// snack
module snack(
    input ps2_data,
    input ps2_clk,
    input clk,
    input [1:0] speed_mode,
    input rst_n,
    input key,
    output hsync,
    output vsync,
    output beep,
    output [3:0] vga_r,
    output [3:0] vga_g,
    output [3:0] vga_b
    );
For scale: roughly 6,700 cells after synthesis, roughly 580 flip-flops, roughly 22 I/O pins.
==> flow/config.mk <==
export PLATFORM = sky130hd
export DESIGN_NAME = snack
export DESIGN_NICKNAME = snack
export VERILOG_FILES = /design/flow/design.v
export SDC_FILE = /design/flow/constraint.sdc
export NUM_CORES = 4
export LEC_CHECK = 0
export ABC_AREA = 0
export CAP_MARGIN = 20
export CELL_PAD_IN_SITES_DETAIL_PLACEMENT = 1
export CORE_MARGIN = 2
export CORE_UTILIZATION = 65
export CTS_CLUSTER_DIAMETER = 81
export CTS_CLUSTER_SIZE = 80
export GPL_ROUTABILITY_DRIVEN = 0
export MAX_ROUTING_LAYER = met4
export MIN_ROUTING_LAYER = met1
export SETUP_SLACK_MARGIN = 5.0
export SLEW_MARGIN = 20
export TNS_END_PERCENT = 95
==> flow/constraint.sdc <==
create_clock -name core_clock -period 40.0 [get_ports {clk}]
set_input_delay 8.0000 -clock core_clock [delete_from_list [all_inputs] [get_ports {clk}]]
set_output_delay 8.0000 -clock core_clock [all_outputs]
set_load 0.01 [all_outputs]
run.sh (not shown) runs the stock make flow with config.mk's settings and CLKGATE_MAP_FILE=.
The starting point did not get past 5_1_grt with ODB-0269.
Then changed:
ABC_AREA = default   (was 0)
CELL_PAD_IN_SITES_DETAIL_PLACEMENT = default   (was 1)
CORE_UTILIZATION = 55   (was 65)
CTS_CLUSTER_DIAMETER = default   (was 81)
CTS_CLUSTER_SIZE = default   (was 80)
GPL_ROUTABILITY_DRIVEN = default   (was 0)
MAX_ROUTING_LAYER = default   (was met4)
MIN_ROUTING_LAYER = default   (was met1)
SETUP_SLACK_MARGIN = default   (was 5.0)
TNS_END_PERCENT = default   (was 95)
clock period = 10.7 ns   (was 40.0 ns; I/O delays follow)
Result: With this change the flow passed the timing, design-rule and antenna checks. Synthesized cell count stays the same. Die size came out higher by 18%. Area after synthesis is unchanged.

* * *

## v22
snack again, from the RTL that the note above started with.
export LEC_CHECK = 0
export ABC_AREA = 1
export CAP_MARGIN = 15
export CELL_PAD_IN_SITES_DETAIL_PLACEMENT = 0
export CELL_PAD_IN_SITES_GLOBAL_PLACEMENT = 0
export CORE_MARGIN = 2
export CORE_UTILIZATION = 72
export CTS_CLUSTER_DIAMETER = 379
export CTS_CLUSTER_SIZE = 14
export HOLD_SLACK_MARGIN = 0.29
export MIN_ROUTING_LAYER = met1
export PLACE_DENSITY_LB_ADDON = 0.03
export SETUP_SLACK_MARGIN = -0.35
export SLEW_MARGIN = 20
create_clock -name core_clock -period 5.78 [get_ports {clk}]
Input changes introduced in v35 (baseline for comparison: v22):
Settings: swapping 0.29 for 0.2 in HOLD_SLACK_MARGIN; swapping 0.03 for 0.02 in PLACE_DENSITY_LB_ADDON; clearing CTS_CLUSTER_DIAMETER, which used to be 379; swapping -0.35 for 1.48 in SETUP_SLACK_MARGIN; swapping 14 for 17 in CTS_CLUSTER_SIZE; swapping 5.78 for 5.7 in the clock period (ns, I/O delays scaled along).
[summary]
Core utilization of the finished layout: v35 > v22
Summary of v35 over v22: peak ir drop on the vdd network +0.000049 V, final weighted congestion in routability-driven placement fell 0.014, slew of the pin with the lowest slew margin fell by 0.29 ns, layout-stage area growth over the synthesis result picked up an extra 2.1 points.
A highest-delay cell along the critical path of sky130_fd_sc_hd__nor2_1 is what v35 shows, while sky130_fd_sc_hd__dfstp_2 belongs to v22.
Total global-route track usage (higher): v35
v35 reports its worst setup path endpoint as draw.pixel[3]$_SDFFE_PN1N_ while v22 reports u1_snack_control.snack_x[17][7]$_DFFE_PN0P_.
Delta (v35 minus v22): register-to-register slack climbed 0.09 ns; worst hold-check slack climbed 0.0033 ns; total congestion overflow after global routing barely changed.
v35 vs v22 on clock edge transition at the registers on the reported setup and hold paths: v35 is the lower one.
There was hardly any difference in post-placement cell count between v35 and v22.
v35 | stages: all done | timing, DRC, antenna: all pass
diff inputs: v35 => v21
Settings: changing SETUP_SLACK_MARGIN from 1.48 to 1.38; changing HOLD_SLACK_MARGIN from 0.2 to 0.29; changing CTS_CLUSTER_SIZE from 17 to 14; setting CTS_CLUSTER_DIAMETER to 74 for the first time; changing CAP_MARGIN from 15 to 30; changing PLACE_DENSITY_LB_ADDON from 0.02 to 0.03.
==> results <==
[compare] base=v35 new=v21: clock-pin transition on the worst setup and hold timing paths roughly the same, sequential portion of the cell area +0.32 points, clock buffer and inverter area fraction after layout down 1.4 points. Between v35 and v21, the worst slew margin relative to its limit is lower for v35.
Edits applied to the flow inputs when going from v21 to v16:
Settings: HOLD_SLACK_MARGIN removed (was 0.29); CTS_CLUSTER_DIAMETER changed from 74 to 312; CAP_MARGIN changed from 30 to 40; SETUP_SLACK_MARGIN removed (was 1.38); CTS_CLUSTER_SIZE changed from 14 to 17; PLACE_DENSITY_LB_ADDON changed from 0.03 to 0.02.
==> results <==
Clock power (v16 vs. v21) decreases by more than 10%
v21 and v16 ended up with nearly the same area of the multi-input gates.
Taking v21 over v16, the count of clock-buffer cells in the layout ratio works out to 1.13.

* * *

## sierra
snack again, from the RTL that the note above started with.
export LEC_CHECK = 0
export CAP_MARGIN = 20
export CORE_MARGIN = 2
export CORE_UTILIZATION = 40
export SLEW_MARGIN = 20
create_clock -name core_clock -period 10.3 [get_ports {clk}]
### sierra -> xenon
- CORE_UTILIZATION now 72, was 40
- CTS_CLUSTER_SIZE now 10, previously not set
- SETUP_SLACK_MARGIN now 1.69, previously not set
- the clock period (ns, I/O delays scaled along) now 5.7, was 10.3
--- outcome ---
- Measured against each other, xenon and sierra differ in cell count, the lower figure coming from xenon.
- Compared with sierra, in xenon total die size moved down; final core utilization moved up; post-place setup slack moved down.
Edits applied to the flow inputs when going from xenon to cedar:
- changing CTS_CLUSTER_SIZE from 10 to 17
- setting PLACE_DENSITY to 0.69 for the first time
- setting CTS_CLUSTER_DIAMETER to 317 for the first time
- setting HOLD_SLACK_MARGIN to 0.29 for the first time
- changing SETUP_SLACK_MARGIN from 1.69 to -0.38
- setting ABC_AREA to 1 for the first time
### Flow results
- Delta (cedar minus xenon): weighted congestion at the end of routability-driven global placement higher; routed via count divided by cell count lower; floorplan die width higher; y dimension of the die higher; routed length on met2 higher.
- Number of placed cells counting well taps (cedar vs. xenon) increases by more than 10%
- Diff xenon -> cedar | internal power of the cells | decrease of about 15%
- Diff xenon -> cedar: non-clock buffer count now sits lower; shortest period the worst path allows now sits lower; power per cell area now sits lower; switching part of the total now sits higher.
Input changes introduced in tundra (baseline for comparison: cedar):
- SETUP_SLACK_MARGIN changed from -0.38 to 1.49
- CTS_CLUSTER_SIZE removed (was 17)
- PLACE_DENSITY removed (was 0.69)
- PLACE_DENSITY_LB_ADDON newly set to 0.03
- CTS_CLUSTER_DIAMETER removed (was 317)
--- outcome ---
tundra ended up with a higher final critical-path share of the clock period than cedar did. Between cedar and tundra, the flow reports first-pass GRT wire length increasing by a few percent. Row maximum number of pins on one net before global-route repair: tundra lower / cedar higher. The first-iteration DRC count reported for tundra is greater than that of cedar by 1.6%. Compared with cedar, tundra ends up with more cell area. cedar has a lower largest stage delay on the critical path than tundra. Post-synthesis to final-layout area growth in tundra is 2.3 points higher than in cedar. Compared to cedar, the router laid down more metal wire for tundra.
No activity file was given, so power comes from the tool's default toggle rates.
